--- run.sh ---
#!/bin/bash
# the make line also repeats each setting of config.mk as NAME=value (left out here)
make -C /OpenROAD-flow-scripts/flow DESIGN_CONFIG=/design/flow/config.mk WORK_HOME=/design/flow/orfs CLKGATE_MAP_FILE= finish
--- config.mk ---
export PLATFORM = sky130hd
export DESIGN_NAME = enduro_video
export DESIGN_NICKNAME = enduro_video
export VERILOG_FILES = /design/flow/design.v
export SDC_FILE = /design/flow/constraint.sdc
export NUM_CORES = 4
export LEC_CHECK = 0
export CAP_MARGIN = 20
export CORE_MARGIN = 2
export CORE_UTILIZATION = 72
export CTS_CLUSTER_DIAMETER = 28
export CTS_CLUSTER_SIZE = 23
export HOLD_SLACK_MARGIN = -0.08
export PLACE_DENSITY_LB_ADDON = 0.24
export SETUP_SLACK_MARGIN = 1.75
export SLEW_MARGIN = 20
--- constraint.sdc ---
create_clock -name core_clock -period 5.9 [get_ports {iVGA_CLK}]
set_input_delay 1.1800 -clock core_clock [delete_from_list [all_inputs] [get_ports {iVGA_CLK}]]
set_output_delay 1.1800 -clock core_clock [all_outputs]
set_load 0.01 [all_outputs]
--- design.v ---
module video_sync_generator(reset,
                            vga_clk,
                            blank_n,
                            HS,
                            VS);
input reset;
input vga_clk;
output reg blank_n;
output reg HS;
output reg VS;
parameter hori_line  = 800;                           
parameter hori_back  = 144;
parameter hori_front = 16;
parameter vert_line  = 525;
parameter vert_back  = 34;
parameter vert_front = 11;
parameter H_sync_cycle = 96;
parameter V_sync_cycle = 2;
reg [10:0] h_cnt;
reg [9:0]  v_cnt;
wire cHD,cVD,cDEN,hori_valid,vert_valid;
always@(posedge vga_clk,posedge reset)
begin
  if (reset)
  begin
     h_cnt<=11'd0;
     v_cnt<=10'd0;
  end
    else
    begin
      if (h_cnt==hori_line-1)
      begin 
         h_cnt<=11'd0;
         if (v_cnt==vert_line-1)
            v_cnt<=10'd0;
         else
            v_cnt<=v_cnt+1;
      end
      else
         h_cnt<=h_cnt+1;
    end
end
assign cHD = (h_cnt<H_sync_cycle)?1'b0:1'b1;
assign cVD = (v_cnt<V_sync_cycle)?1'b0:1'b1;
assign hori_valid = (h_cnt<(hori_line-hori_front)&& h_cnt>=hori_back)?1'b1:1'b0;
assign vert_valid = (v_cnt<(vert_line-vert_front)&& v_cnt>=vert_back)?1'b1:1'b0;
assign cDEN = hori_valid && vert_valid;
always@(posedge vga_clk)
begin
  HS<=cHD;
  VS<=cVD;
  blank_n<=cDEN;
end
endmodule
module mem_saida_seq(
    input [18:0] endereco,
    output [23:0] data_out);
wire [9:0] px = endereco % 19'd640;
wire [8:0] py = endereco / 19'd640;
wire faixa = ((py / 9'd10) % 2'd2) == 1'b1;  
reg [2:0] pixel;
always @(*) begin
    if (px < 10'd120 || px >= 10'd520)
        pixel = 3'b011;                        
    else if (px < 10'd128 || px >= 10'd512)
        pixel = faixa ? 3'b100 : 3'b111;       
    else if (px == 10'd223 || px == 10'd319 || px == 10'd414)
        pixel = 3'b111;                        
    else
        pixel = 3'b000;                        
end
assign data_out[23:16] = {8{pixel[2]}};  
assign data_out[15:8]  = {8{pixel[1]}};  
assign data_out[7:0]   = {8{pixel[0]}};  
endmodule
module draw_dynamic_cars(
input clk,
    input [18:0] addr,         
    input [23:0] bgr_data_in,
    input [5:0] CAR_WIDTH,
    input [5:0] CAR_HEIGHT,
    input [10:0] SCREEN_WIDTH,
    input [9:0] SCREEN_HEIGHT,
    input [9:0] car_user_x,
    input [8:0] CAR_USER_Y,            
    input [9:0] car2_x,               
    input [9:0] car2_y,               
    input [9:0] car3_x,               
    input [9:0] car3_y,
    input SHOW_CARS,
    output reg [23:0] bgr_data_out           
);
    wire [9:0] pixel_x = addr % SCREEN_WIDTH;
    wire [8:0] pixel_y = addr / SCREEN_WIDTH;
    always @(posedge clk) begin
		if (SHOW_CARS) begin
        	if (pixel_x >= car_user_x && pixel_x < car_user_x + CAR_WIDTH &&
            	    pixel_y >= CAR_USER_Y && pixel_y < CAR_USER_Y + CAR_HEIGHT) begin
			if (pixel_y <= (CAR_USER_Y + 1) && ((pixel_x <= (car_user_x + 4) &&
			    pixel_x >= (car_user_x + 3)) || (pixel_x <= (car_user_x + 19) && pixel_x >= (car_user_x + 18))))
				bgr_data_out = 24'hFFFFFF;
			else if ((pixel_y <= CAR_USER_Y + 10) && (pixel_y >= CAR_USER_Y + 7) && 
				(pixel_x <= car_user_x + 17) && (pixel_x >= car_user_x + 5))
				bgr_data_out = 24'hFFFFFF;
			else if ((pixel_y <= CAR_USER_Y + 29) && (pixel_y >= CAR_USER_Y + 27) && 
				(pixel_x <= car_user_x + 16) && (pixel_x >= car_user_x + 6))
				bgr_data_out = 24'hFFFFFF;
			else if (pixel_x == car_user_x + 2 || pixel_x == car_user_x + 3 ||
				 pixel_x == car_user_x + 19 || pixel_x == car_user_x + 20) begin
				if ((pixel_x == car_user_x + 2 || pixel_x == car_user_x + 20) && ((pixel_y <= CAR_USER_Y + 23)&&
				(pixel_y >= CAR_USER_Y + 13)))
				bgr_data_out = 24'hFFFFFF;
				else if ((pixel_x == car_user_x + 3 || pixel_x == car_user_x + 19) && ((pixel_y <= CAR_USER_Y + 24)&&
				(pixel_y >= CAR_USER_Y + 12)))
				bgr_data_out = 24'hFFFFFF;
				else bgr_data_out = 24'h007BFF;
			end
			else if (((pixel_y <= CAR_USER_Y + 6) && (pixel_y >= CAR_USER_Y + 3)) || 
				((pixel_y <= CAR_USER_Y + 32) && (pixel_y >= CAR_USER_Y + 29))) begin
				if (pixel_x == car_user_x || pixel_x == (car_user_x + CAR_WIDTH - 1)) 
					bgr_data_out = 24'h555555;
				else bgr_data_out = 24'h007BFF;
			end
			else if (((pixel_y == CAR_USER_Y) || (pixel_y == (CAR_USER_Y + CAR_HEIGHT - 1))) &&
    			   ((pixel_x == car_user_x) || (pixel_x == (car_user_x + CAR_WIDTH - 1)))) begin
    				bgr_data_out = 24'h000000;
			end
			else bgr_data_out = 24'h007BFF;
        	end
		else if ((pixel_y == CAR_USER_Y + 8) && (pixel_x == (car_user_x - 1) || pixel_x == (car_user_x + CAR_WIDTH))) 
			bgr_data_out = 24'h007BFF;
        	else if (pixel_x >= car2_x && pixel_x < car2_x + CAR_WIDTH &&
                	pixel_y >= car2_y && pixel_y < car2_y + CAR_HEIGHT && car2_y > 0) begin
			begin
				if (pixel_y <= (car2_y + 1) && ((pixel_x <= (car2_x + 4) &&
			    	    pixel_x >= (car2_x + 3)) || (pixel_x <= (car2_x + 19) && pixel_x >= (car2_x + 18))))
					bgr_data_out = 24'hFFFFFF;
				else if ((pixel_y <= car2_y + 10) && (pixel_y >= car2_y + 7) && 
				        (pixel_x <= car2_x + 17) && (pixel_x >= car2_x + 5))
					bgr_data_out = 24'hFFFFFF;
				else if ((pixel_y <= car2_y + 29) && (pixel_y >= car2_y + 27) && 
				        (pixel_x <= car2_x + 16) && (pixel_x >= car2_x + 6))
					bgr_data_out = 24'hFFFFFF;
				else if (pixel_x == car2_x + 2 || pixel_x == car2_x + 3 ||
				 	pixel_x == car2_x + 19 || pixel_x == car2_x + 20) begin
					if ((pixel_x == car2_x + 2 || pixel_x == car2_x + 20) && ((pixel_y <= car2_y + 23)&&
				   	   (pixel_y >= car2_y + 13)))
						bgr_data_out = 24'hFFFFFF;
					else if ((pixel_x == car2_x + 3 || pixel_x == car2_x + 19) && ((pixel_y <= car2_y + 24)&&
				        	(pixel_y >= car2_y + 12)))
						bgr_data_out = 24'hFFFFFF;
					else bgr_data_out = 24'hFF4500;
				end
				else if (((pixel_y <= car2_y + 6) && (pixel_y >= car2_y + 3)) || 
					((pixel_y <= car2_y + 32) && (pixel_y >= car2_y + 29))) begin
					if (pixel_x == car2_x || pixel_x == (car2_x + CAR_WIDTH - 1)) 
						bgr_data_out = 24'h555555;
					else bgr_data_out = 24'hFF4500;
				end
				else if (((pixel_y == car2_y) || (pixel_y == (car2_y + CAR_HEIGHT - 1))) &&
    			   		((pixel_x == car2_x) || (pixel_x == (car2_x + CAR_WIDTH - 1)))) begin
    					bgr_data_out = 24'h000000;
				end
				else bgr_data_out = 24'hFF4500;
			end
        	end
		else if ((pixel_y == car2_y + 8) && (pixel_x == (car2_x - 1) || pixel_x == (car2_x + CAR_WIDTH))) 
			bgr_data_out = 24'hFF4500;
        	else if (pixel_x >= car3_x && pixel_x < car3_x + CAR_WIDTH &&
                	pixel_y >= car3_y && pixel_y < car3_y + CAR_HEIGHT) begin
			if (pixel_y <= (car3_y + 1) && ((pixel_x <= (car3_x + 4) &&
			   pixel_x >= (car3_x + 3)) || (pixel_x <= (car3_x + 19) && pixel_x >= (car3_x + 18))))
				bgr_data_out = 24'hFFFFFF;
			else if ((pixel_y <= car3_y + 10) && (pixel_y >= car3_y + 7) && 
				(pixel_x <= car3_x + 17) && (pixel_x >= car3_x + 5))
				bgr_data_out = 24'hFFFFFF;
			else if ((pixel_y <= car3_y + 29) && (pixel_y >= car3_y + 27) && 
				(pixel_x <= car3_x + 16) && (pixel_x >= car3_x + 6))
				bgr_data_out = 24'hFFFFFF;
			else if (pixel_x == car3_x + 2 || pixel_x == car3_x + 3 ||
				 pixel_x == car3_x + 19 || pixel_x == car3_x + 20) begin
				if ((pixel_x == car3_x + 2 || pixel_x == car3_x + 20) && ((pixel_y <= car3_y + 23)&&
				  (pixel_y >= car3_y + 13)))
					bgr_data_out = 24'hFFFFFF;
				else if ((pixel_x == car3_x + 3 || pixel_x == car3_x + 19) && ((pixel_y <= car3_y + 24)&&
				        (pixel_y >= car3_y + 12)))
					bgr_data_out = 24'hFFFFFF;
				else bgr_data_out = 24'hFF4500;
			end
			else if (((pixel_y <= car3_y + 6) && (pixel_y >= car3_y + 3)) || 
				((pixel_y <= car3_y + 32) && (pixel_y >= car3_y + 29))) begin
				if (pixel_x == car3_x || pixel_x == (car3_x + CAR_WIDTH - 1)) 
					bgr_data_out = 24'h555555;
				else bgr_data_out = 24'hFF4500;
			end
			else if (((pixel_y == car3_y) || (pixel_y == (car3_y + CAR_HEIGHT - 1))) &&
    			   	((pixel_x == car3_x) || (pixel_x == (car3_x + CAR_WIDTH - 1)))) begin
    				bgr_data_out = 24'h000000;
			end
			else bgr_data_out = 24'hFF4500;
        	end
		else if ((pixel_y == car3_y + 8) && (pixel_x == (car3_x - 1) || pixel_x == (car3_x + CAR_WIDTH))) 
			bgr_data_out = 24'hFF4500;
		else bgr_data_out = bgr_data_in;
		end
		else bgr_data_out = bgr_data_in;
    end
endmodule
module enduro_video(iRST_n,
                    iVGA_CLK,
                    show_cars,
                    car_user_x,
                    car2_x,
                    car2_y,
                    car3_x,
                    car3_y,
                    oBLANK_n,
                    oHS,
                    oVS,
                    b_data,
                    g_data,
                    r_data);
input iRST_n;
input iVGA_CLK;
input show_cars;
input [9:0] car_user_x;
input [9:0] car2_x;
input [9:0] car2_y;
input [9:0] car3_x;
input [9:0] car3_y;
output reg oBLANK_n;
output reg oHS;
output reg oVS;
output [7:0] b_data;
output [7:0] g_data;
output [7:0] r_data;
wire rst;
reg [18:0] ADDR;
wire [9:0] SCREEN_HEIGHT;
wire [10:0] SCREEN_WIDTH;
wire [5:0] CAR_WIDTH, CAR_HEIGHT;
wire [8:0] CAR_USER_Y;
wire [23:0] BGR_data_out;
assign SCREEN_HEIGHT = 10'd480;
assign SCREEN_WIDTH = 11'd640;
assign CAR_WIDTH = 6'd23;
assign CAR_HEIGHT = 6'd36;
assign CAR_USER_Y = SCREEN_HEIGHT - CAR_HEIGHT;
wire [23:0] bgr_data_raw;
wire cBLANK_n,cHS,cVS;
assign rst = ~iRST_n;
video_sync_generator LTM_ins (.vga_clk(iVGA_CLK),
                              .reset(rst),
                              .blank_n(cBLANK_n),
                              .HS(cHS),
                              .VS(cVS));
always@(posedge iVGA_CLK, negedge iRST_n)
begin
  if (!iRST_n)
     ADDR<=19'd0;
  else if (cHS==1'b0 && cVS==1'b0)
     ADDR<=19'd0;
  else if (cBLANK_n==1'b1)
     ADDR<=ADDR+1;
end
    draw_dynamic_cars draw_cars(
			.clk(iVGA_CLK),
        .addr(ADDR),
        .bgr_data_in(bgr_data_raw),
        .bgr_data_out(BGR_data_out),
			.SHOW_CARS(show_cars),
        .CAR_WIDTH(CAR_WIDTH),
        .CAR_HEIGHT(CAR_HEIGHT),
        .SCREEN_WIDTH(SCREEN_WIDTH),
        .SCREEN_HEIGHT(SCREEN_HEIGHT),
			.CAR_USER_Y(CAR_USER_Y),
        .car_user_x(car_user_x),
        .car2_x(car2_x),
        .car2_y(car2_y),
        .car3_x(car3_x),
        .car3_y(car3_y)
    );
mem_saida_seq memu0 (
    .endereco(ADDR),
	.data_out(bgr_data_raw)
);
assign b_data = BGR_data_out[7:0];
assign g_data = BGR_data_out[15:8];
assign r_data = BGR_data_out[23:16];
always@(posedge iVGA_CLK)
begin
  oHS<=cHS;
  oVS<=cVS;
  oBLANK_n<=cBLANK_n;
end
endmodule
==> CHANGELOG.md, run 1 <==
## Flow update

- Largest net degree at the start of global routing: 41
- DRT antenna net count: 0
- Worst hold start: LTM_ins.HS
- Sw Share: 45.6%
- CTS Buffer Depth: 2
- Place WS: -0.833 ns
- Maxcap violations: 0
- RSZ-0062 raised after global routing: true
- PD cells: 68.3 nW/um2
- Comb group: 1.32 mW
- Synth area leader: ha_1
- Critical path depth: 30
- Clock net power: 0.382 mW
- Clk latency late pin: 0.32 ns
- Syn avg cell area: 7.45 um2
- Post-CTS Hold Fix Bufs: 0
- Initial DRC count: 4049
- Yosys warning count: 4
- Via count: 29235
- Top-area cell share: 26.1%
- Crit path max-delay family: simple AND/OR/NAND/NOR gates
- Max VDD drop: 121 uV
- Crit start category: flop
- WL final: 94500 um
- Vias in the first global route: 28346
- Final setup margin: -0.718 ns
- Adder Share, Synth: 26.2%
- Critical Path Max Stage Delay: 0.51 ns
- # Cells Yosys: 3431
- Final instance area: 30200 um2
- DP HPWL: 71100 um
- Ports: 80
- Overall die area: 37000 um2
- Clock Pin Slew Worst Setup and Hold Paths: 0.09 ns
- Area grow syn2layout: 18.2%
- Inserted Clock Buffers: 5
- FF+latch count, synth: 53
- Complex Gates by Area: 23.4%
- Clock Tree Root: clkbuf_16
- Post-Synth Simple-Gate Area: 22.2%
- GRT Total Usage: 49.2%
- Final Setup Violations: 7
- Worst hold slack: 0.355 ns
- Biggest area cells: ha_1 (26%), xnor2_1 (15%), nor2_1 (4.4%), a21oi_1 (4.2%), dfrtp_1 (3.9%)
- Dpl cell area: 29200 um2
- Period utilization: 112%
- Antenna violations before repair: 2
- Yosys stat area: 25600 um2
- Critical Path RT: 6.15 ns
- Slew Viols, Final: 0
- Synthesized area: 25600 um2
- H-tree depth: 2
- Clock sink count: 53
- DIE WIDTH: 192 um
- DR WL/cell: 22.4 um
- Top power group: combinational cells
- Mapped Cells: 3431
- Hold Crit Class: flop to flop
- Post-route minimum period: 6.62 ns
- Top logic family: adder cells
- Total power: 2.06 mW
- Status: failed layout checks
- Chip Height: 192 um
- Core ar.: 35300 um2
- Nets: 4348
- Worst Hold Depth: 0
- Drt drc: 0
- Worst Setup End Kind: flop
- Final hold viol count: 0
- Mux share: 0.607%
- Synth Flop Type: dfrtp_1
- Floorplan Nets: 4018
- Critical Path End: draw_cars.bgr_data_out[22]
- CTS tree: yes
- Min-Delay Endpoint: oHS
- Number of vias per cell: 6.92
- P_int: 1.12 mW
- Top cells by count: ha_1 (534), xnor2_1 (424), nor2_1 (303)
- Post-synthesis async set-or-reset flop share: 75.5%
- Final worst clock skew: 0.00929 ns
- Critical R2R Launch: ADDR[16]
- Gr ovfl total: 0
- Yosys top cell by instances: ha_1
- Row Count: 69
- LEAKAGE: 14.2 nW
- Achievable clock frequency: 151 MHz
- Seq pwr share: 17.8%
- R2R Setup Slk: -0.72 ns
- Xor/xnor share: 17.3%
- Drt first pass iters: 7
- R2r worst-path depth: 30
- CP Class: flop to flop
- CP most frequent cell: buf_4
- Floorplan core density: 72.4%
- Slowest-stage cell, CP: dfrtp_2
- Tool warning count: 120
- Crit path from: ADDR[16]
- Register area share after synthesis: 4.93%
- Worst-path maximum fanout: 15
- # port buffers: 79
- Worst Tran Pin Value: 1.16 ns
- Crit Reg-Reg Endpoint: draw_cars.bgr_data_out[22]
- Switching power: 0.942 mW
- Count of library flops with an enable pin: 0
- Layout Check Failures: setup timing
- Sequential Power: 0.367 mW
- Slew margin rel.: 21.6%
- Clock Power Share: 18.5%
- Gate power share: 63.7%
- Cell Type Count: 119
- GPL Wtd Cong: 1.08
- CP bufs+invs: 10
- First-pass GRT wire length: 146000 um
- Sum Neg Setup Slack: -4.84 ns
- Arrival time at the worst endpoint: 6.87 ns
[stage by stage]
| stage | utilization, % | std cells |
|---|---|---|
| after floorplan | - | 3431 |
| after global placement | 82.7 | 4181 |
| after detailed placement | 82.7 | 4181 |
| after CTS | 85.0 | 4215 |
| after global routing | 85.6 | 4224 |
| final | 85.6 | 4226 |
[layout make-up]
class	count	area [um2]
multi-input combinational	3050	23600
sequential	53	1270
clock inverter	3	50.0
inverter	164	622
tap	461	577
clock buffer	5	125
timing repair buffer	487	3960
fill	2136	5100
antenna	3	7.51
[per-layer routing]
| metal | global-route usage, % | vias to the layer above | part of all wire, % | wire length (um) |
|---|---|---|---|---|
| met5 | 0 | - | 0 | 0 |
| met4 | 33.7 | 0 | 7.7 | 7250 |
| met3 | 12.6 | 657 | 13 | 12200 |
| met2 | 75.4 | 2247 | 43 | 40300 |
| met1 | 60.2 | 13304 | 37 | 34800 |
| li1 | - | 13027 | - | - |
[what timing repair did]
action                                  4_1_cts  5_1_grt
pin swaps                                    55       22
hold endpoints to repair                      0        0
buffers inserted                             25        7
gates cloned                                  1        0
gates resized                                91       32
endpoints found under the setup margin        7        7
==> run 2, diff against run 1 <==
Settings changed: CAP_MARGIN 20 to 35, CELL_PAD_IN_SITES_DETAIL_PLACEMENT set to 1, CORE_UTILIZATION 72 to 49, CTS_CLUSTER_DIAMETER 28 to 220, CTS_CLUSTER_SIZE 23 to 51, GPL_ROUTABILITY_DRIVEN set to 0, HOLD_SLACK_MARGIN -0.08 to -0.04, MIN_ROUTING_LAYER set to met2, PLACE_DENSITY_LB_ADDON 0.24 to 0.17, SETUP_SLACK_MARGIN 1.75 to not set, TNS_END_PERCENT set to 75.
Clock period 5.9 ns to 6.8 ns, I/O delays scaled along.
==> run 2 against run 1 <==
  * The run now fails in global routing
  * Synthesized area unchanged
  * Die size grew 46%
  * Synthesized cell count stayed put
==> CHANGELOG.md, run 2 <==
## Flow update

- Yosys warning count: 4
- Complex Gates by Area: 23.4%
- Err: [ERROR GRT-0232] Routing congestion too high. Check the congestion heatmap in the GUI.
- Gr ovfl total: 5
- Cell Type Count: 119
- Yosys stat area: 25600 um2
- # port buffers: 79
- FF+latch count, synth: 53
- CTS Buffer Depth: 2
- Syn avg cell area: 7.45 um2
- Status: stopped before the end
- Floorplan core density: 49.7%
- Floorplan Nets: 4018
- Post-Synth Simple-Gate Area: 22.2%
- Top-area cell share: 26.1%
- Clock sink count: 53
- Post-synthesis async set-or-reset flop share: 75.5%
- Yosys top cell by instances: ha_1
- Synth Flop Type: dfrtp_1
- Mux share: 0.607%
- Biggest area cells: ha_1 (26%), xnor2_1 (15%), nor2_1 (4.4%), a21oi_1 (4.2%), dfrtp_1 (3.9%)
- Mapped Cells: 3431
- DP HPWL: 80500 um
- Inserted Clock Buffers: 5
- Register area share after synthesis: 4.93%
- Exit stage: global routing
- Top cells by count: ha_1 (534), xnor2_1 (424), nor2_1 (303)
- # Cells Yosys: 3431
- Synthesized area: 25600 um2
- Xor/xnor share: 17.3%
- Dpl cell area: 27800 um2
- Synth area leader: ha_1
- DIE WIDTH: 232 um
- Core ar.: 51400 um2
- H-tree depth: 2
- Chip Height: 232 um
- Post-CTS Hold Fix Bufs: 0
- Count of library flops with an enable pin: 0
- Ports: 80
- Clock Tree Root: clkbuf_16
- Adder Share, Synth: 26.2%
- Row Count: 83
- GRT Total Usage: 69.0%
- Top logic family: adder cells
- Overall die area: 54000 um2
==> run 2: per-stage QoR <==
step | hold slack [ns] | utilization [%] | cells | worst slack [ns]
after CTS | 0.347 | 54.7 | 4214 | 0.00336
after detailed placement | 0.348 | 54.0 | 4196 | -0.530
after global placement | 0.338 | 54.0 | 4195 | -0.180
after floorplan | 0.329 | - | 3431 | 0.357
==> run 2: metal layers <==
layer	GRT overflow	GRT usage, %
met5	2	46.1
met3	2	77.2
met2	1	74.3
met4	0	49.1
met1	-	-
==> run 2: what timing repair did <==
item	CTS
cloned	0
pin swaps	6
resized	22
setup endpoints to repair	7
hold endpoints to repair	0
buffers inserted	10
==> run 3, diff against run 2 <==
Settings changed: CAP_MARGIN 35 to 20, CELL_PAD_IN_SITES_DETAIL_PLACEMENT 1 to not set, CORE_UTILIZATION 49 to 72, CTS_CLUSTER_DIAMETER 220 to 233, CTS_CLUSTER_SIZE 51 to not set, GPL_ROUTABILITY_DRIVEN 0 to not set, HOLD_SLACK_MARGIN -0.04 to -0.08, MIN_ROUTING_LAYER met2 to not set, PLACE_DENSITY set to 0.37, PLACE_DENSITY_LB_ADDON 0.17 to not set, SETUP_SLACK_MARGIN set to 1.72, TNS_END_PERCENT 75 to 5.
Clock period 6.8 ns to 6.87 ns, I/O delays scaled along.
==> run 3 against run 2 <==
  * The layout now fails its checks (setup timing)
  * Synthesized cell count unchanged
  * Synthesized area unchanged
  * Die size decreased by 31%
==> CHANGELOG.md, run 3 <==
## Flow update

- Crit path max-delay family: buffers and inverters
- R2r worst-path depth: 37
- Critical Path Max Stage Delay: 0.52 ns
- Post-Synth Simple-Gate Area: 22.2%
- Mapped Cells: 3431
- DIE WIDTH: 192 um
- Slew Viols, Final: 0
- Worst Setup End Kind: flop
- Complex Gates by Area: 23.4%
- PD cells: 58.5 nW/um2
- Switching power: 0.795 mW
- Final worst clock skew: 0.0102 ns
- Top logic family: adder cells
- # Cells Yosys: 3431
- Critical Path RT: 7.11 ns
- Post-route minimum period: 6.88 ns
- Register area share after synthesis: 4.93%
- Synth area leader: ha_1
- Chip Height: 192 um
- Slowest-stage cell, CP: dfrtp_2
- FF+latch count, synth: 53
- CP bufs+invs: 21
- Biggest area cells: ha_1 (26%), xnor2_1 (15%), nor2_1 (4.4%), a21oi_1 (4.2%), dfrtp_1 (3.9%)
- Crit start category: flop
- Crit path from: ADDR[17]
- P_int: 0.882 mW
- Post-CTS Hold Fix Bufs: 0
- Seq pwr share: 18.8%
- GPL Wtd Cong: 1.07
- Core ar.: 35300 um2
- Nets: 4158
- Count of library flops with an enable pin: 0
- H-tree depth: 2
- Row Count: 69
- Clock Pin Slew Worst Setup and Hold Paths: 0.09 ns
- CP most frequent cell: buf_4
- CTS tree: yes
- Clock Power Share: 17.7%
- Top cells by count: ha_1 (534), xnor2_1 (424), nor2_1 (303)
- Area grow syn2layout: 12.0%
- Top power group: combinational cells
- Mux share: 0.607%
- CP Class: flop to flop
- WL final: 94500 um
- Worst-path maximum fanout: 7
- Layout Check Failures: setup timing
- Via count: 28731
- Gate power share: 63.5%
- Place WS: -0.125 ns
- Floorplan core density: 72.4%
- Crit Reg-Reg Endpoint: draw_cars.bgr_data_out[10]
- Top-area cell share: 26.1%
- Floorplan Nets: 4018
- Clk latency late pin: 0.32 ns
- Gr ovfl total: 0
- Period utilization: 100%
- RSZ-0062 raised after global routing: true
- DR WL/cell: 23.4 um
- Slew margin rel.: 18.8%
- Max VDD drop: 110 uV
- Inserted Clock Buffers: 5
- Adder Share, Synth: 26.2%
- DRT antenna net count: 0
- Tool warning count: 122
- Worst Hold Depth: 0
- Clock sink count: 53
- Critical Path End: draw_cars.bgr_data_out[10]
- Achievable clock frequency: 145 MHz
- Syn avg cell area: 7.45 um2
- Final setup margin: -0.00523 ns
- Yosys warning count: 4
- Worst hold start: LTM_ins.VS
- Antenna violations before repair: 2
- Filler cell count in the final layout: 2404
- Hold Crit Class: flop to flop
- Drt first pass iters: 12
- CTS Buffer Depth: 2
- Number of vias per cell: 7.12
- Post-synthesis async set-or-reset flop share: 75.5%
- Ports: 80
- Comb group: 1.06 mW
- Maxcap violations: 0
- # port buffers: 79
- Drt drc: 0
- Final hold viol count: 0
- R2R Setup Slk: -0.005 ns
- Cell Type Count: 119
- Synth Flop Type: dfrtp_1
- Clock Tree Root: clkbuf_16
- Final Setup Violations: 1
- DP HPWL: 68000 um
- Initial DRC count: 4271
- Vias in the first global route: 27574
- Dpl cell area: 27500 um2
- Arrival time at the worst endpoint: 7.12 ns
- Critical path depth: 37
- Sequential Power: 0.315 mW
- Xor/xnor share: 17.3%
- First-pass GRT wire length: 143000 um
- LEAKAGE: 13.3 nW
- Largest net degree at the start of global routing: 42
- Final instance area: 28600 um2
- Clock net power: 0.297 mW
- Critical R2R Launch: ADDR[17]
- Synthesized area: 25600 um2
- Overall die area: 37000 um2
- Worst Tran Pin Value: 1.20 ns
- Status: failed layout checks
- Sw Share: 47.4%
- Yosys top cell by instances: ha_1
- Yosys stat area: 25600 um2
- GRT Total Usage: 48.3%
- Min-Delay Endpoint: oVS
-- run 3: what timing repair did --
| item | 4_1_cts | 5_1_grt |
|---|---|---|
| endpoints found under the setup margin | 7 | 7 |
| buffers inserted | 50 | 22 |
| endpoints found under the hold margin | 0 | 0 |
| gates resized | 50 | 51 |
| pin swaps | 38 | 38 |
-- run 3: per-stage QoR --
stage / TNS (ns) / instances / hold WS [ns] / util (%) / power [mW]
6_report: -0.00523 / 4034 / 0.352 / 81.1 / 1.68
2_1_floorplan: 0 / 3431 / 0.329 / - / 1.03
3_3_place_gp: 0 / 3953 / 0.337 / 77.8 / 1.29
3_5_place_dp: -0.339 / 3953 / 0.347 / 77.8 / 1.33
4_1_cts: 0 / 4011 / 0.344 / 80.0 / 1.62
5_1_grt: -0.671 / 4034 / 0.365 / 81.1 / 1.77
-- run 3: layout make-up --
| cell class | count | area (um2) | share of cell area (%) |
|---|---|---|---|
| clock buffer | 5 | 125 | 0.437 |
| inverter | 164 | 622 | 2.17 |
| clock inverter | 3 | 28.8 | 0.100 |
| multi-input combinational | 3049 | 23500 | 82.1 |
| antenna | 1 | 2.50 | 0.00874 |
| sequential | 53 | 1270 | 4.44 |
| timing repair buffer | 298 | 2500 | 8.75 |
| tap | 461 | 577 | 2.01 |
-- run 3: per-layer routing --
layer | vias to the layer above | part of all wire [%] | global-route usage [%]
li1 | 12652 | - | -
met1 | 13156 | 37 | 59.1
met2 | 2202 | 42 | 74.6
met3 | 719 | 13 | 12.5
met4 | 2 | 7.7 | 31.6
met5 | - | 0.014 | 0
==> run 4, diff against run 3 <==
Settings changed: CTS_CLUSTER_DIAMETER 233 to not set, CTS_CLUSTER_SIZE set to 37, HOLD_SLACK_MARGIN -0.08 to not set, PLACE_DENSITY 0.37 to not set, PLACE_DENSITY_LB_ADDON set to 0.26, SETUP_SLACK_MARGIN 1.72 to not set, TNS_END_PERCENT 5 to not set.
Clock period 6.87 ns to 9.88 ns, I/O delays scaled along.
==> run 4 against run 3 <==
  * The run now finishes clean
  * Sequential power down about 30%
  * Combinational power down 33%
  * Clock power down 36%
  * Non-clock buffer count down 180
  * Maximum frequency down 17%
  * Clock-buffer cell count unchanged
  * Synthesized cell count unchanged
  * Via count down 5.2%
  * Sequential share of layout area up 0.31 points
  * Critical path depth down 9
  * Flip-flop count unchanged
  * Power down 33%
  * Critical path type unchanged
  * Highest routed layer is now met4
==> CHANGELOG.md, run 4 <==
## Flow update

- Core ar.: 35300 um2
- Synth area leader: ha_1
- Comb gate area: 22900 um2
- GPL Wtd Cong: 1.08
- First-pass GRT wire length: 137000 um
- Synth Flop Type: dfrtp_1
- Sequential Power: 0.219 mW
- Final worst clock skew: 0.0167 ns
- Flop area: 1270 um2
- Tool warning count: 117
- Hold Crit Class: flop to flop
- LEAKAGE: 12.2 nW
- Slew margin rel.: 26.0%
- CTS tree: yes
- Min-Delay Endpoint: oVS
- Clk latency late pin: 0.32 ns
- DP HPWL: 65600 um
- Mapped Cells: 3431
- Worst hold start: LTM_ins.VS
- R2r worst-path depth: 28
- DR WL/cell: 22.8 um
- PostCTS Resize Cnt: 0
- # port buffers: 79
- Critical path depth: 28
- Gate power share: 63.6%
- Critical R2R Launch: ADDR[18]
- Clock sink count: 53
- Complex Gates by Area: 23.4%
- Post-Synth Simple-Gate Area: 22.2%
- Crit Reg-Reg Endpoint: draw_cars.bgr_data_out[22]
- Row Count: 69
- Vias in the first global route: 26239
- Sw Share: 47.1%
- Post-CTS Setup Inserts: 0
- Filler cell count in the final layout: 2768
- Worst Hold Depth: 0
- Slowest-stage cell, CP: o21ai_2
- Comb group: 0.713 mW
- Syn avg cell area: 7.45 um2
- FF+latch count, synth: 53
- Largest net degree at the start of global routing: 42
- Clock Pin Slew Worst Setup and Hold Paths: 0.09 ns
- Switching power: 0.527 mW
- Achievable clock frequency: 121 MHz
- Place WS: 1.89 ns
- Drt first pass iters: 9
- P_int: 0.593 mW
- DRT antenna net count: 0
- Crit start category: flop
- R2R Setup Slk: 1.58 ns
- Synthesized area: 25600 um2
- Chip Height: 192 um
- Adder Share, Synth: 26.2%
- Worst-path maximum fanout: 25
- Top-area cell share: 26.1%
- CP Class: flop to flop
- Clock Power Share: 16.9%
- Worst Tran Pin Value: 1.10 ns
- Inserted Clock Buffers: 5
- CP most frequent cell: o21ai_0
- Clock Tree Root: clkbuf_16
- Status: complete, no violations
- Yosys stat area: 25600 um2
- Cell Type Count: 119
- Ports: 80
- Top power group: combinational cells
- DIE WIDTH: 192 um
- CP bufs+invs: 2
- H-tree depth: 2
- Arrival time at the worst endpoint: 8.49 ns
- Critical Path Max Stage Delay: 0.90 ns
- Mux share: 0.607%
- Number of vias per cell: 7.06
- Critical Path End: draw_cars.bgr_data_out[22]
- Crit path from: ADDR[18]
- Critical Path RT: 10.07 ns
- GRT Total Usage: 46.1%
- Max VDD drop: 61.9 uV
- Post-route minimum period: 8.30 ns
- Floorplan Nets: 4018
- PD cells: 42.1 nW/um2
- Post-layout util: 75.4%
- Xor/xnor share: 17.3%
- Count of library flops with an enable pin: 0
- Nets: 3978
- Register area share after synthesis: 4.93%
- Slew Viols, Final: 0
- CTS Buffer Depth: 2
- Maxcap violations: 0
- Drt drc: 0
- Crit path max-delay family: AND-OR/OR-AND gates
- Via count: 27229
- RSZ-0062 raised after global routing: false
- Initial DRC count: 3209
- WL final: 87800 um
- Clock net power: 0.189 mW
- Yosys top cell by instances: ha_1
- # Cells Yosys: 3431
- Period utilization: 84.0%
- Floorplan core density: 72.4%
- Final hold viol count: 0
- Yosys warning count: 4
- Antenna violations before repair: 3
- Biggest area cells: ha_1 (26%), xnor2_1 (15%), nor2_1 (4.4%), a21oi_1 (4.2%), dfrtp_1 (3.9%)
- Top cells by count: ha_1 (534), xnor2_1 (424), nor2_1 (303)
- Overall die area: 37000 um2
- Final setup margin: 1.58 ns
- Area grow syn2layout: 4.15%
- Sum Neg Setup Slack: 0 ns
- Top logic family: adder cells
- Post-synthesis async set-or-reset flop share: 75.5%
- Seq pwr share: 19.5%
- Worst Setup End Kind: flop
- Post-CTS Hold Fix Bufs: 0
- Gr ovfl total: 0
- Final Setup Violations: 0
-- run 4: final cells by class --
type	instances	share of cell area, %
diodes	2	0.0188
clock buffers	5	0.470
clock inverters	3	0.0799
inverters	164	2.32
multi-input cells	3049	86.1
flip-flops and latches	53	4.75
well taps	461	2.17
repair buffers	118	4.05
-- run 4: metal layers --
metal | track usage [%] | up-vias | wire (um)
met3 | 10.1 | 541 | 10300
met5 | 0 | - | 0
met4 | 31.4 | 0 | 6530
met2 | 72.2 | 1833 | 37700
met1 | 56.4 | 12585 | 33200
li1 | - | 12270 | -
-- run 4: through the flow --
step | hold WS (ns) | instance area [um2] | power (mW) | instances
floorplan | 0.329 | 25600 | 0.718 | 3431
global placement | 0.335 | 26500 | 0.878 | 3845
detailed placement | 0.341 | 26500 | 0.908 | 3845
CTS | 0.352 | 26600 | 1.09 | 3853
global route | 0.380 | 26600 | 1.19 | 3854
finish | 0.349 | 26600 | 1.12 | 3855
==> run 5, diff against run 4 <==
Settings changed: CELL_PAD_IN_SITES_GLOBAL_PLACEMENT set to 3, CORE_MARGIN 2 to 7, CORE_UTILIZATION 72 to 40, CTS_CLUSTER_DIAMETER set to 289, CTS_CLUSTER_SIZE 37 to 25, GPL_ROUTABILITY_DRIVEN set to 0, GPL_TIMING_DRIVEN set to 0, HOLD_SLACK_MARGIN set to 0.14, MAX_ROUTING_LAYER set to met5, MIN_ROUTING_LAYER set to met1, PLACE_DENSITY_LB_ADDON 0.26 to not set, SLEW_MARGIN 20 to 15.
Clock period 9.88 ns to 5.94 ns, I/O delays scaled along.
==> run 5 against run 4 <==
  * The layout now fails its checks (setup timing)
  * Flip-flop count is the same
  * First-iteration DRC count shrank 41%
  * Wire length grew 18%
  * Sequential share of layout area shrank 0.40 points
  * Critical path depth grew 3
  * Largest power group unchanged
  * Cell count grew 15%
  * Clock-buffer cell count is the same
  * Synthesized area is the same
  * Core utilization shrank 29 points
  * Register-to-register slack lost 2.5 ns
  * Hold slack gained 0.027 ns
==> CHANGELOG.md, run 5 <==
## Flow update

- Status: failed layout checks
- Layout Check Failures: setup timing
- LEAKAGE: 13.0 nW
- Top cells by count: ha_1 (534), xnor2_1 (424), nor2_1 (303)
- Yosys warning count: 4
- Nets: 4164
- Switching power: 0.895 mW
- CP bufs+invs: 4
- Seq pwr share: 19.4%
- Mapped Cells: 3431
- Clock Power Share: 17.0%
- # port buffers: 66
- GRT Total Usage: 27.9%
- Critical path depth: 31
- Chip Height: 267 um
- Top-area cell share: 26.1%
- Sum Neg Setup Slack: -5.96 ns
- Yosys top cell by instances: ha_1
- Post-route minimum period: 6.87 ns
- Clock sink count: 53
- CP Class: flop to flop
- Crit path from: ADDR[16]
- Number of vias per cell: 5.98
- Slew Viols, Final: 0
- Post-Synth Simple-Gate Area: 22.2%
- DP HPWL: 79600 um
- CTS tree: yes
- Drt first pass iters: 5
- Xor/xnor share: 17.3%
- Via count: 26468
- Achievable clock frequency: 146 MHz
- Worst Hold Depth: 0
- First-pass GRT wire length: 158000 um
- Post-layout util: 46.1%
- Syn avg cell area: 7.45 um2
- Clk latency late pin: 0.32 ns
- Final hold viol count: 0
- Critical R2R Launch: ADDR[16]
- P_int: 0.990 mW
- Total power: 1.88 mW
- Mux share: 0.607%
- Min-Delay Endpoint: oVS
- Maxcap violations: 0
- Critical Path Max Stage Delay: 0.48 ns
- Clock net power: 0.321 mW
- Period utilization: 116%
- DR WL/cell: 23.5 um
- Top logic family: adder cells
- H-tree depth: 2
- Count of library flops with an enable pin: 0
- Post-CTS Hold Fix Bufs: 0
- Ports: 80
- Synth Flop Type: dfrtp_1
- Post-synthesis async set-or-reset flop share: 75.5%
- Top power group: combinational cells
- Crit path max-delay family: AND-OR/OR-AND gates
- Clock Tree Root: clkbuf_16
- Synthesized area: 25600 um2
- Floorplan Nets: 4018
- DRT antenna net count: 0
- Final setup margin: -0.929 ns
- Adder Share, Synth: 26.2%
- Crit start category: flop
- Crit Reg-Reg Endpoint: draw_cars.bgr_data_out[22]
- FF+latch count, synth: 53
- Critical Path RT: 6.13 ns
- # Cells Yosys: 3431
- PD cells: 64.9 nW/um2
- Final worst clock skew: 0.0160 ns
- Arrival time at the worst endpoint: 7.06 ns
- Comb group: 1.20 mW
- Yosys stat area: 25600 um2
- Row Count: 92
- Biggest area cells: ha_1 (26%), xnor2_1 (15%), nor2_1 (4.4%), a21oi_1 (4.2%), dfrtp_1 (3.9%)
- Initial DRC count: 1898
- Clock Pin Slew Worst Setup and Hold Paths: 0.09 ns
- Worst hold start: LTM_ins.VS
- RSZ-0062 raised after global routing: true
- Core ar.: 63100 um2
- Register area share after synthesis: 4.93%
- Gate power share: 63.6%
- Inserted Clock Buffers: 5
- Antenna violations before repair: 0
- Sequential Power: 0.365 mW
- Cell Type Count: 119
- Hold Crit Class: flop to flop
- R2R Setup Slk: -0.93 ns
- Tool warning count: 122
- Floorplan core density: 40.5%
- Worst-path maximum fanout: 10
- Max VDD drop: 97.9 uV
- DIE WIDTH: 267 um
- Final Setup Violations: 7
- WL final: 104000 um
- Critical Path End: draw_cars.bgr_data_out[22]
- Worst Tran Pin Value: 1.23 ns
- Drt drc: 0
- Complex Gates by Area: 23.4%
- Sw Share: 47.5%
- CTS Buffer Depth: 2
- Largest net degree at the start of global routing: 32
- CP most frequent cell: a21o_1
- Worst Setup End Kind: flop
- Vias in the first global route: 25984
- Gr ovfl total: 0
- Synth area leader: ha_1
- Area grow syn2layout: 13.6%
- Slew margin rel.: 17.3%
- Overall die area: 71200 um2
- Slowest-stage cell, CP: or4_4
- R2r worst-path depth: 31
run 5: routing by layer:
layer  track usage [%]  part of all wire [%]
met2              47.3                    46
met5                 0                     0
met1              38.3                    47
met4              7.13                   2.7
met3              1.54                   4.6
run 5: area by class of cell:
class,instances,area (um2)
fillers,6554,34000
multi-input cells,3050,23600
repair buffers,139,1470
flip-flops and latches,53,1260
well taps,846,1060
plain buffers,164,852
inverters,164,624
clock buffers,5,125
clock inverters,3,25.0
diodes,1,2.50
run 5: timing repair:
action,4_1_cts,5_1_grt
resized,103,41
gates cloned,2,0
setup endpoints to repair,7,7
pin swaps,45,21
setup buffers,40,17
run 5: per-stage QoR:
step / hold WS (ns) / setup WS (ns) / std cells / cell area (um2)
floorplan: 0.329 / -0.145 / 3431 / 25700
global placement: 0.346 / -3.53 / 4343 / 27500
detailed placement: 0.364 / -2.78 / 4358 / 27800
CTS: 0.379 / -0.813 / 4407 / 28800
global route: 0.387 / -1.15 / 4424 / 29000
finish: 0.376 / -0.929 / 4425 / 29100
==> run 6, diff against run 5 <==
Settings changed: CELL_PAD_IN_SITES_GLOBAL_PLACEMENT 3 to not set, CORE_MARGIN 7 to 2, CORE_UTILIZATION 40 to 61, CTS_CLUSTER_DIAMETER 289 to not set, CTS_CLUSTER_SIZE 25 to not set, GPL_ROUTABILITY_DRIVEN 0 to not set, GPL_TIMING_DRIVEN 0 to not set, HOLD_SLACK_MARGIN 0.14 to not set, MAX_ROUTING_LAYER met5 to not set, MIN_ROUTING_LAYER met1 to not set, SLEW_MARGIN 15 to 20.
Clock period 5.94 ns to 8.08 ns, I/O delays scaled along.
==> run 6 against run 5 <==
  * Now clean on timing, DRC and antenna
  * Synthesized cell count did not move
  * Cell count fell by 10%
  * Sequential power fell by 27%
  * Design area fell by 7.1%
  * Critical path depth fell by 2
  * Critical endpoint unchanged
  * Combinational power fell by 28%
  * Via count barely moved
  * Sequential share of layout area rose by 0.35 points
  * Hold slack got worse by 0.021 ns
  * First-iteration DRC count rose by 42%
==> CHANGELOG.md, run 6 <==
## Flow update

- Clock net power: 0.236 mW
- Hold Crit Class: flop to flop
- Synthesized area: 25600 um2
- Worst Setup End Kind: flop
- Post-CTS Hold Fix Bufs: 0
- CTS Buffer Depth: 2
- Arrival time at the worst endpoint: 7.80 ns
- Floorplan core density: 61.4%
- Ports: 80
- Clk latency late pin: 0.32 ns
- Final Setup Violations: 0
- Top logic family: adder cells
- RSZ-0062 raised after global routing: false
- Drt first pass iters: 5
- Period utilization: 94.1%
- Mapped Cells: 3431
- Core ar.: 41700 um2
- R2r worst-path depth: 29
- Initial DRC count: 2687
- Inserted Clock Buffers: 5
- LEAKAGE: 12.4 nW
- Yosys top cell by instances: ha_1
- Yosys stat area: 25600 um2
- Critical R2R Launch: ADDR[17]
- Clock sink count: 53
- Status: complete, no violations
- Filler cell count in the final layout: 3756
- First-pass GRT wire length: 140000 um
- Sum Neg Setup Slack: 0 ns
- Tool warning count: 119
- WL final: 88800 um
- CTS tree: yes
- Slew Viols, Final: 0
- Crit path from: ADDR[17]
- Area grow syn2layout: 5.56%
- Final hold viol count: 0
- Chip Height: 209 um
- Flop area: 1270 um2
- Crit path max-delay family: AND-OR/OR-AND gates
- Sequential Power: 0.267 mW
- Crit start category: flop
- Gr ovfl total: 0
- P_int: 0.733 mW
- Critical Path End: draw_cars.bgr_data_out[22]
- Crit Reg-Reg Endpoint: draw_cars.bgr_data_out[22]
- Final worst clock skew: 0.00980 ns
- Row Count: 75
- Clock Tree Root: clkbuf_16
- PD cells: 50.8 nW/um2
- Drt drc: 0
- CP bufs+invs: 2
- Clock Power Share: 17.2%
- Top-area cell share: 26.1%
- Sw Share: 46.6%
- DRT antenna net count: 0
- Antenna violations before repair: 3
- Seq pwr share: 19.5%
- Number of vias per cell: 6.67
- Switching power: 0.638 mW
- Comb group: 0.868 mW
- Post-Synth Simple-Gate Area: 22.2%
- DR WL/cell: 22.4 um
- Largest net degree at the start of global routing: 48
- Comb gate area: 22900 um2
- Complex Gates by Area: 23.4%
- Overall die area: 43600 um2
- H-tree depth: 2
- Min-Delay Endpoint: oHS
- Mux share: 0.607%
- Register area share after synthesis: 4.93%
- DIE WIDTH: 209 um
- CP Class: flop to flop
- Worst-path maximum fanout: 20
- Clock Pin Slew Worst Setup and Hold Paths: 0.08 ns
- Nets: 4010
- Count of library flops with an enable pin: 0
- Gate power share: 63.3%
- Maxcap violations: 0
- Floorplan Nets: 4018
- Critical Path Max Stage Delay: 0.72 ns
- Critical Path RT: 8.27 ns
- Critical path depth: 29
- Worst Tran Pin Value: 1.10 ns
- Syn avg cell area: 7.45 um2
- Vias in the first global route: 25647
- Via count: 26450
- Achievable clock frequency: 131 MHz
- FF+latch count, synth: 53
- Synth Flop Type: dfrtp_1
- Adder Share, Synth: 26.2%
- R2R Setup Slk: 0.47 ns
- Cell Type Count: 119
- Worst Hold Depth: 0
- Post-route minimum period: 7.61 ns
- Max VDD drop: 66.0 uV
- Top cells by count: ha_1 (534), xnor2_1 (424), nor2_1 (303)
- Post-layout util: 64.8%
- # port buffers: 79
- Biggest area cells: ha_1 (26%), xnor2_1 (15%), nor2_1 (4.4%), a21oi_1 (4.2%), dfrtp_1 (3.9%)
- Worst hold start: LTM_ins.HS
- Slowest-stage cell, CP: dfrtp_1
- # Cells Yosys: 3431
- Xor/xnor share: 17.3%
- Yosys warning count: 4
- Slew margin rel.: 26.6%
- Post-synthesis async set-or-reset flop share: 75.5%
- Top power group: combinational cells
- GRT Total Usage: 39.5%
- Synth area leader: ha_1
- GPL Wtd Cong: 1.01
- DP HPWL: 67000 um
==> run 6: through the flow <==
step                total power [mW]  setup WS [ns]  hold slack, ns  cell area (um2)  cells
CTS                             1.36          0.599           0.356            27000   3963
global route                    1.46         0.0371           0.372            27000   3964
global placement                1.09          0.687           0.335            26800   3955
detailed placement              1.12          0.584           0.341            26800   3955
finish                          1.37          0.474           0.355            27000   3965
floorplan                      0.878           1.08           0.329            25600   3431
==> run 6: cell type report <==
class | instances | area share [%]
Clock buffer | 5 | 0.464
Antenna cell | 2 | 0.0185
Multi-Input combinational cell | 3049 | 85.0
Timing Repair Buffer | 150 | 4.93
Sequential cell | 53 | 4.70
Clock inverter | 3 | 0.107
Inverter | 164 | 2.29
Tap cell | 539 | 2.50
==> run 6: routing by layer <==
metal	wire, um	track usage [%]	vias to the layer above
li1	-	-	12342
met1	37100	50.8	12490
met2	39800	65.1	1344
met3	7760	5.47	274
met4	4260	18.8	0
met5	0	0	-
==> run 6: what timing repair did <==
item                                    4_1_cts  5_1_grt
setup buffers                                 0        0
resized                                       0        3
endpoints found under the setup margin        0        4
==> run 7, diff against run 6 <==
Settings changed: CAP_MARGIN 20 to 15, CORE_UTILIZATION 61 to 72, CTS_CLUSTER_DIAMETER set to 29, HOLD_SLACK_MARGIN set to -0.04, PLACE_DENSITY set to 0.66, SETUP_SLACK_MARGIN set to 1.81.
Clock period 8.08 ns to 6.15 ns, I/O delays scaled along.
==> run 7 against run 6 <==
  * The layout now fails its checks (setup timing)
  * First-iteration DRC count rose by 70%
  * Clock skew is 0.0041 ns higher
  * Setup slack worse by 1.0 ns
  * Design area increased by 12%
  * Combinational power increased by 44%
  * Hold slack better by 0.00094 ns
  * Cell count increased by 5.9%
  * Core utilization grew 21 points
  * Clock power is 36% higher
  * Synthesized cell count stayed put
  * Wire length rose by 8.9%
  * Non-clock buffer count is 312 higher
  * Critical path type unchanged
  * Largest cell class unchanged
  * Largest power group unchanged
==> CHANGELOG.md, run 7 <==
## Flow update

- Critical Path Max Stage Delay: 0.46 ns
- Clock net power: 0.320 mW
- Sum Neg Setup Slack: -3.60 ns
- Place WS: -0.665 ns
- Hold Crit Class: flop to flop
- Arrival time at the worst endpoint: 6.97 ns
- WL final: 96800 um
- First-pass GRT wire length: 147000 um
- Final instance area: 30300 um2
- # Cells Yosys: 3431
- Synth area leader: ha_1
- Nets: 4323
- Final hold viol count: 0
- Layout Check Failures: setup timing
- Status: failed layout checks
- RSZ-0062 raised after global routing: true
- Biggest area cells: ha_1 (26%), xnor2_1 (15%), nor2_1 (4.4%), a21oi_1 (4.2%), dfrtp_1 (3.9%)
- Initial DRC count: 4576
- Mux share: 0.607%
- Adder Share, Synth: 26.2%
- Count of library flops with an enable pin: 0
- Clock Power Share: 16.7%
- Clock Pin Slew Worst Setup and Hold Paths: 0.09 ns
- Critical Path End: draw_cars.bgr_data_out[21]
- Final Setup Violations: 7
- Yosys warning count: 4
- CTS Buffer Depth: 2
- Register area share after synthesis: 4.93%
- Maxcap violations: 0
- Worst hold start: LTM_ins.HS
- Period utilization: 109%
- LEAKAGE: 14.1 nW
- Drt first pass iters: 9
- Tool warning count: 122
- GRT Total Usage: 49.6%
- Core ar.: 35300 um2
- Yosys top cell by instances: ha_1
- Slew Viols, Final: 0
- Floorplan Nets: 4018
- CP most frequent cell: buf_4
- Sw Share: 46.7%
- DP HPWL: 70700 um
- Largest net degree at the start of global routing: 41
- Number of vias per cell: 7.07
- R2R Setup Slk: -0.58 ns
- Slew margin rel.: 25.3%
- Floorplan core density: 72.4%
- Crit path from: ADDR[17]
- Post-synthesis async set-or-reset flop share: 75.5%
- Critical path depth: 32
- Via count: 29713
- Clock sink count: 53
- FF+latch count, synth: 53
- Synthesized area: 25600 um2
- Max VDD drop: 115 uV
- PD cells: 63.4 nW/um2
- Top-area cell share: 26.1%
- Crit Reg-Reg Endpoint: draw_cars.bgr_data_out[21]
- Min-Delay Endpoint: oHS
- Mapped Cells: 3431
- Worst Setup End Kind: flop
- CP bufs+invs: 11
- Top logic family: adder cells
- Worst Hold Depth: 0
- Cell Type Count: 119
- Clock Tree Root: clkbuf_16
- GPL Wtd Cong: 1.11
- Sequential Power: 0.352 mW
- Crit start category: flop
- Xor/xnor share: 17.3%
- Top cells by count: ha_1 (534), xnor2_1 (424), nor2_1 (303)
- Final worst clock skew: 0.0139 ns
- Crit path max-delay family: simple AND/OR/NAND/NOR gates
- # port buffers: 79
- DIE WIDTH: 192 um
- Inserted Clock Buffers: 5
- Final setup margin: -0.576 ns
- Gr ovfl total: 0
- Synth Flop Type: dfrtp_1
- Dpl cell area: 28900 um2
- R2r worst-path depth: 32
- Worst Tran Pin Value: 1.11 ns
- Overall die area: 37000 um2
- Slowest-stage cell, CP: dfrtp_2
- Syn avg cell area: 7.45 um2
- Worst-path maximum fanout: 6
- Seq pwr share: 18.3%
- CP Class: flop to flop
- Ports: 80
- Top power group: combinational cells
- Chip Height: 192 um
- Complex Gates by Area: 23.4%
- Post-Synth Simple-Gate Area: 22.2%
- DR WL/cell: 23.0 um
- Yosys stat area: 25600 um2
- Critical Path RT: 6.39 ns
- Clk latency late pin: 0.32 ns
- Achievable clock frequency: 149 MHz
- Drt drc: 0
- DRT antenna net count: 0
- Post-CTS Hold Fix Bufs: 0
- Gate power share: 65.0%
- P_int: 1.02 mW
- Vias in the first global route: 28545
- CTS tree: yes
- H-tree depth: 2
- Comb group: 1.25 mW
- Antenna violations before repair: 2
- Switching power: 0.896 mW
- Area grow syn2layout: 18.5%
- Row Count: 69
- Post-layout util: 85.8%
- Critical R2R Launch: ADDR[17]
- Post-route minimum period: 6.73 ns
## run 7: per-stage QoR
step                power (mW)  cells  hold slack (ns)
CTS                       1.86   4181            0.356
floorplan                 1.16   3431            0.329
detailed placement        1.53   4140            0.341
global route              2.02   4199            0.369
global placement          1.48   4140            0.335
finish                    1.92   4200            0.355
## run 7: area by class of cell
cell class                 instances  area (um2)
antenna                            2        5.00
inverter                         164         622
sequential                        53        1270
fill                            2099        5010
multi-input combinational       3050       23800
clock inverter                     3        33.8
clock buffer                       5         125
timing repair buffer             462        3870
tap                              461         577
## run 7: per-layer routing
metal / vias up / part of all wire (%) / GRT usage [%]
met5: - / 0.013 / 0
met4: 2 / 8.1 / 35.2
met3: 788 / 13 / 11.8
met2: 2413 / 43 / 77.2
met1: 13531 / 36 / 59.9
li1: 12979 / - / -
## run 7: timing repair
| action | in CTS | in global routing |
|---|---|---|
| endpoints found under the hold margin | 0 | 0 |
| pin swaps | 73 | 63 |
| resized | 108 | 65 |
| endpoints found under the setup margin | 7 | 7 |
| gates cloned | 4 | 0 |
| buffers inserted | 29 | 17 |
==> run 8, diff against run 7 <==
Settings changed: CAP_MARGIN 15 to 20, CORE_UTILIZATION 72 to 40, CTS_CLUSTER_DIAMETER 29 to not set, HOLD_SLACK_MARGIN -0.04 to not set, PLACE_DENSITY 0.66 to not set, SETUP_SLACK_MARGIN 1.81 to not set.
Clock period 6.15 ns to 11.8 ns, I/O delays scaled along.
==> run 8 against run 7 <==
  * Now clean on timing, DRC and antenna
  * Clock-buffer cell count unchanged
  * Critical endpoint is now draw_cars.bgr_data_out[22]
  * Core utilization down 43 points
  * Sequential share of layout area up 0.45 points
  * Maximum frequency down 19%
  * Wire length down 10%
  * Clock power down 48%
  * Die size up 78%
  * Sequential power down 48%
==> CHANGELOG.md, run 8 <==
## Flow update

- Status: complete, no violations
- Biggest area cells: ha_1 (26%), xnor2_1 (15%), nor2_1 (4.4%), a21oi_1 (4.2%), dfrtp_1 (3.9%)
- Floorplan Nets: 4018
- Count of library flops with an enable pin: 0
- Largest net degree at the start of global routing: 48
- Slowest-stage cell, CP: o21ai_2
- Critical Path End: draw_cars.bgr_data_out[22]
- Worst Setup End Kind: flop
- CTS tree: yes
- Worst Hold Depth: 0
- Critical R2R Launch: ADDR[18]
- DIE WIDTH: 257 um
- DRT antenna net count: 0
- Post-synthesis async set-or-reset flop share: 75.5%
- DP HPWL: 65200 um
- Mux share: 0.607%
- Area grow syn2layout: 6.37%
- Met3 wire len: 5610 um
- Post-CTS Hold Fix Bufs: 0
- Period utilization: 70.2%
- CP bufs+invs: 3
- Yosys stat area: 25600 um2
- Vias in the first global route: 23624
- R2R Setup Slk: 3.52 ns
- First-pass GRT wire length: 136000 um
- FF+latch count, synth: 53
- Switching power: 0.435 mW
- Hold Crit Class: flop to flop
- Complex Gates by Area: 23.4%
- Synth area leader: ha_1
- Top cells by count: ha_1 (534), xnor2_1 (424), nor2_1 (303)
- P_int: 0.499 mW
- Worst Tran Pin Value: 1.06 ns
- Crit start category: flop
- Worst hold slack: 0.355 ns
- Tool warning count: 117
- R2r worst-path depth: 25
- Achievable clock frequency: 121 MHz
- Xor/xnor share: 17.3%
- Via count: 25103
- Seq pwr share: 19.6%
- Core ar.: 63200 um2
- Crit path max-delay family: AND-OR/OR-AND gates
- Synth Flop Type: dfrtp_1
- Syn avg cell area: 7.45 um2
- Arrival time at the worst endpoint: 8.47 ns
- Slew margin rel.: 29.0%
- H-tree depth: 2
- Sequential Power: 0.183 mW
- GRT Total Usage: 25.4%
- Top-area cell share: 26.1%
- Diode count: 0
- Mapped Cells: 3431
- Inserted Clock Buffers: 5
- # port buffers: 79
- Filler cell count in the final layout: 6520
- # Cells Yosys: 3431
- Sum Neg Setup Slack: 0 ns
- Adder Share, Synth: 26.2%
- GPL Wtd Cong: 0.944
- WL final: 87100 um
- RSZ-0062 raised after global routing: false
- Crit path from: ADDR[18]
- Post-Synth Simple-Gate Area: 22.2%
- Clock Power Share: 17.7%
- Gate power share: 62.6%
- Clk latency late pin: 0.32 ns
- Final Setup Violations: 0
- Max VDD drop: 49.9 uV
- Comb group: 0.585 mW
- Clock Pin Slew Worst Setup and Hold Paths: 0.08 ns
- Top power group: combinational cells
- Antenna violations before repair: 1
- PostCTS Resize Cnt: 0
- Min-Delay Endpoint: oVS
- Yosys top cell by instances: ha_1
- Top logic family: adder cells
- Drt drc: 0
- DR WL/cell: 20.5 um
- Final hold viol count: 0
- Critical path depth: 25
- Post-route minimum period: 8.28 ns
- Gr ovfl total: 0
- Clock net power: 0.166 mW
- CP Class: flop to flop
- Post-CTS Setup Inserts: 0
- PD cells: 34.3 nW/um2
- Critical Path RT: 11.99 ns
- Ports: 80
- LEAKAGE: 12.3 nW
- Slew Viols, Final: 0
- Final worst clock skew: 0.00829 ns
- Cell Type Count: 119
- Yosys warning count: 4
- Worst-path maximum fanout: 26
- WL met2: 38900 um
- Initial DRC count: 2134
- Drt first pass iters: 6
- Clock sink count: 53
- Synthesized area: 25600 um2
- Number of vias per cell: 5.91
- Maxcap violations: 0
- CTS Buffer Depth: 2
- Wire length on met1: 39900 um
- Worst hold start: LTM_ins.VS
- Overall die area: 66000 um2
- Crit Reg-Reg Endpoint: draw_cars.bgr_data_out[22]
- Chip Height: 257 um
- Critical Path Max Stage Delay: 0.88 ns
- Register area share after synthesis: 4.93%
- Nets: 3987
- Clock Tree Root: clkbuf_16
- Floorplan core density: 40.5%
- Top Metal Used: met4
- Sw Share: 46.6%
- Row Count: 92
==> run 8: metal layers <==
metal	global-route usage, %	vias up
met1	35.7	11677
li1	-	12307
met2	41.2	966
met4	7.90	0
met5	0	-
met3	1.88	153
==> run 8: through the flow <==
step	std cells	setup WS (ns)	utilization (%)	total power [mW]	cell area [um2]
2_1_floorplan	3431	4.80	-	0.601	25600
3_3_place_gp	4238	3.74	42.8	0.759	27000
3_5_place_dp	4238	3.61	42.8	0.761	27000
4_1_cts	4246	3.62	43.0	0.931	27200
5_1_grt	4247	2.80	43.0	1.01	27200
6_report	4247	3.52	43.0	0.934	27200
==> run 8: layout make-up <==
cell class / count / area, um2 / area share (%)
timing repair buffer: 127 / 1160 / 4.26
multi-input combinational: 3049 / 22900 / 84.3
inverter: 164 / 618 / 2.27
clock inverter: 3 / 33.8 / 0.124
sequential: 53 / 1270 / 4.65
clock buffer: 5 / 125 / 0.460
tap: 846 / 1060 / 3.89
==> run 9, diff against run 8 <==
Settings changed: CORE_UTILIZATION 40 to 72, PLACE_DENSITY set to 0.66.
Clock period 11.8 ns to 7.64 ns, I/O delays scaled along.
==> run 9 against run 8 <==
  * Non-clock buffer count up 53
  * Still clean on timing, DRC and antenna
  * Largest power group unchanged
  * Global-route usage increased by 22 points
  * Sequential power increased by 55%
  * Hold slack gained 0.00076 ns
  * Critical endpoint unchanged
==> CHANGELOG.md, run 9 <==
## Flow update

- Status: complete, no violations
- Hold Crit Class: flop to flop
- Clk latency late pin: 0.31 ns
- Area grow syn2layout: 6.25%
- Clock Pin Slew Worst Setup and Hold Paths: 0.08 ns
- # Cells Yosys: 3431
- Crit start category: flop
- Crit Reg-Reg Endpoint: draw_cars.bgr_data_out[22]
- CP bufs+invs: 1
- WL final: 89600 um
- Inserted Clock Buffers: 5
- Synth area leader: ha_1
- Worst Hold Depth: 0
- GRT Total Usage: 47.1%
- Worst Setup End Kind: flop
- Sequential Power: 0.283 mW
- Post-route minimum period: 7.32 ns
- Top cells by count: ha_1 (534), xnor2_1 (424), nor2_1 (303)
- Worst-path maximum fanout: 13
- Complex Gates by Area: 23.4%
- CP Class: flop to flop
- Period utilization: 95.8%
- Clock net power: 0.250 mW
- Syn avg cell area: 7.45 um2
- Final worst clock skew: 0.00669 ns
- Mapped Cells: 3431
- Place WS: 0.172 ns
- Cell Type Count: 119
- Comb group: 0.931 mW
- Antenna violations before repair: 2
- Filler cell count in the final layout: 2663
- Yosys warning count: 4
- Post-Synth Simple-Gate Area: 22.2%
- Drt drc: 0
- Fin cells: 3918
- Total power: 1.46 mW
- PD cells: 53.9 nW/um2
- Final Setup Violations: 0
- Post-synthesis async set-or-reset flop share: 75.5%
- Initial DRC count: 3666
- Post-CTS Hold Fix Bufs: 0
- Placed Cells: 3898
- DP HPWL: 68100 um
- Final instance area: 27200 um2
- Gr ovfl total: 0
- Top logic family: adder cells
- Top power group: combinational cells
- DR WL/cell: 22.9 um
- GPL Wtd Cong: 1.09
- Slowest-stage cell, CP: a21oi_2
- Tool warning count: 119
- Clock Tree Root: clkbuf_16
- Row Count: 69
- Crit path max-delay family: AND-OR/OR-AND gates
- R2R Setup Slk: 0.32 ns
- Critical Path End: draw_cars.bgr_data_out[22]
- Biggest area cells: ha_1 (26%), xnor2_1 (15%), nor2_1 (4.4%), a21oi_1 (4.2%), dfrtp_1 (3.9%)
- Ports: 80
- Count of library flops with an enable pin: 0
- LEAKAGE: 12.5 nW
- Vias in the first global route: 26575
- Adder Share, Synth: 26.2%
- Register area share after synthesis: 4.93%
- Worst hold start: LTM_ins.VS
- Synth Flop Type: dfrtp_1
- Switching power: 0.685 mW
- Worst Tran Pin Value: 1.00 ns
- Yosys stat area: 25600 um2
- Via count: 27644
- Dpl cell area: 26900 um2
- Drt first pass iters: 9
- Number of vias per cell: 7.06
- Final hold viol count: 0
- Top-area cell share: 26.1%
- Final setup margin: 0.319 ns
- Floorplan Nets: 4018
- Clock Power Share: 17.1%
- # port buffers: 79
- Largest net degree at the start of global routing: 41
- P_int: 0.778 mW
- Xor/xnor share: 17.3%
- Critical R2R Launch: ADDR[18]
- DIE WIDTH: 192 um
- Nets: 4041
- Critical Path RT: 7.82 ns
- CTS Buffer Depth: 2
- Max VDD drop: 93.3 uV
- Crit path from: ADDR[18]
- Chip Height: 192 um
- Mux share: 0.607%
- Seq pwr share: 19.3%
- Maxcap violations: 0
- Critical Path Max Stage Delay: 0.54 ns
- Overall die area: 37000 um2
- Slew margin rel.: 32.2%
- Achievable clock frequency: 137 MHz
- Gate power share: 63.6%
- Floorplan core density: 72.4%
- Arrival time at the worst endpoint: 7.51 ns
- Critical path depth: 27
- Yosys top cell by instances: ha_1
- FF+latch count, synth: 53
- CP most frequent cell: o21ai_0
- H-tree depth: 2
- Slew Viols, Final: 0
- Min-Delay Endpoint: oVS
- CTS tree: yes
- Clock sink count: 53
- R2r worst-path depth: 27
- First-pass GRT wire length: 139000 um
- Synthesized area: 25600 um2
- Sw Share: 46.8%
- DRT antenna net count: 0
- Core ar.: 35300 um2
-- run 9: per-layer routing --
| metal | share of wire, % | GRT usage, % | vias up | routed length [um] |
|---|---|---|---|---|
| met5 | 0 | 0 | - | 0 |
| met4 | 7.1 | 29.6 | 0 | 6400 |
| met3 | 12 | 8.55 | 565 | 10500 |
| met2 | 43 | 74.7 | 1926 | 38900 |
| met1 | 38 | 58.8 | 12732 | 33900 |
| li1 | - | - | 12421 | - |
-- run 9: repair_timing --
| item | in CTS | in global routing |
|---|---|---|
| gates resized | 0 | 16 |
| endpoints found under the hold margin | 0 | 0 |
| setup buffers | 0 | 9 |
| endpoints found under the setup margin | 0 | 7 |
-- run 9: through the flow --
stage	utilization (%)	TNS (ns)	hold slack (ns)
2_1_floorplan	-	0	0.329
3_3_place_gp	76.1	-0.0902	0.343
3_5_place_dp	76.1	0	0.344
4_1_cts	76.6	0	0.357
5_1_grt	76.9	-0.00380	0.361
6_report	76.9	0	0.356
-- run 9: area by class of cell --
type | count | area (um2) | area share, %
multi-input cells | 3050 | 23000 | 84.6
repair buffers | 180 | 1550 | 5.69
flip-flops and latches | 53 | 1270 | 4.69
inverters | 164 | 618 | 2.27
well taps | 461 | 577 | 2.12
clock buffers | 5 | 125 | 0.460
clock inverters | 3 | 28.8 | 0.106
diodes | 2 | 5.00 | 0.0184
Power is estimated from default activity; no workload was simulated.
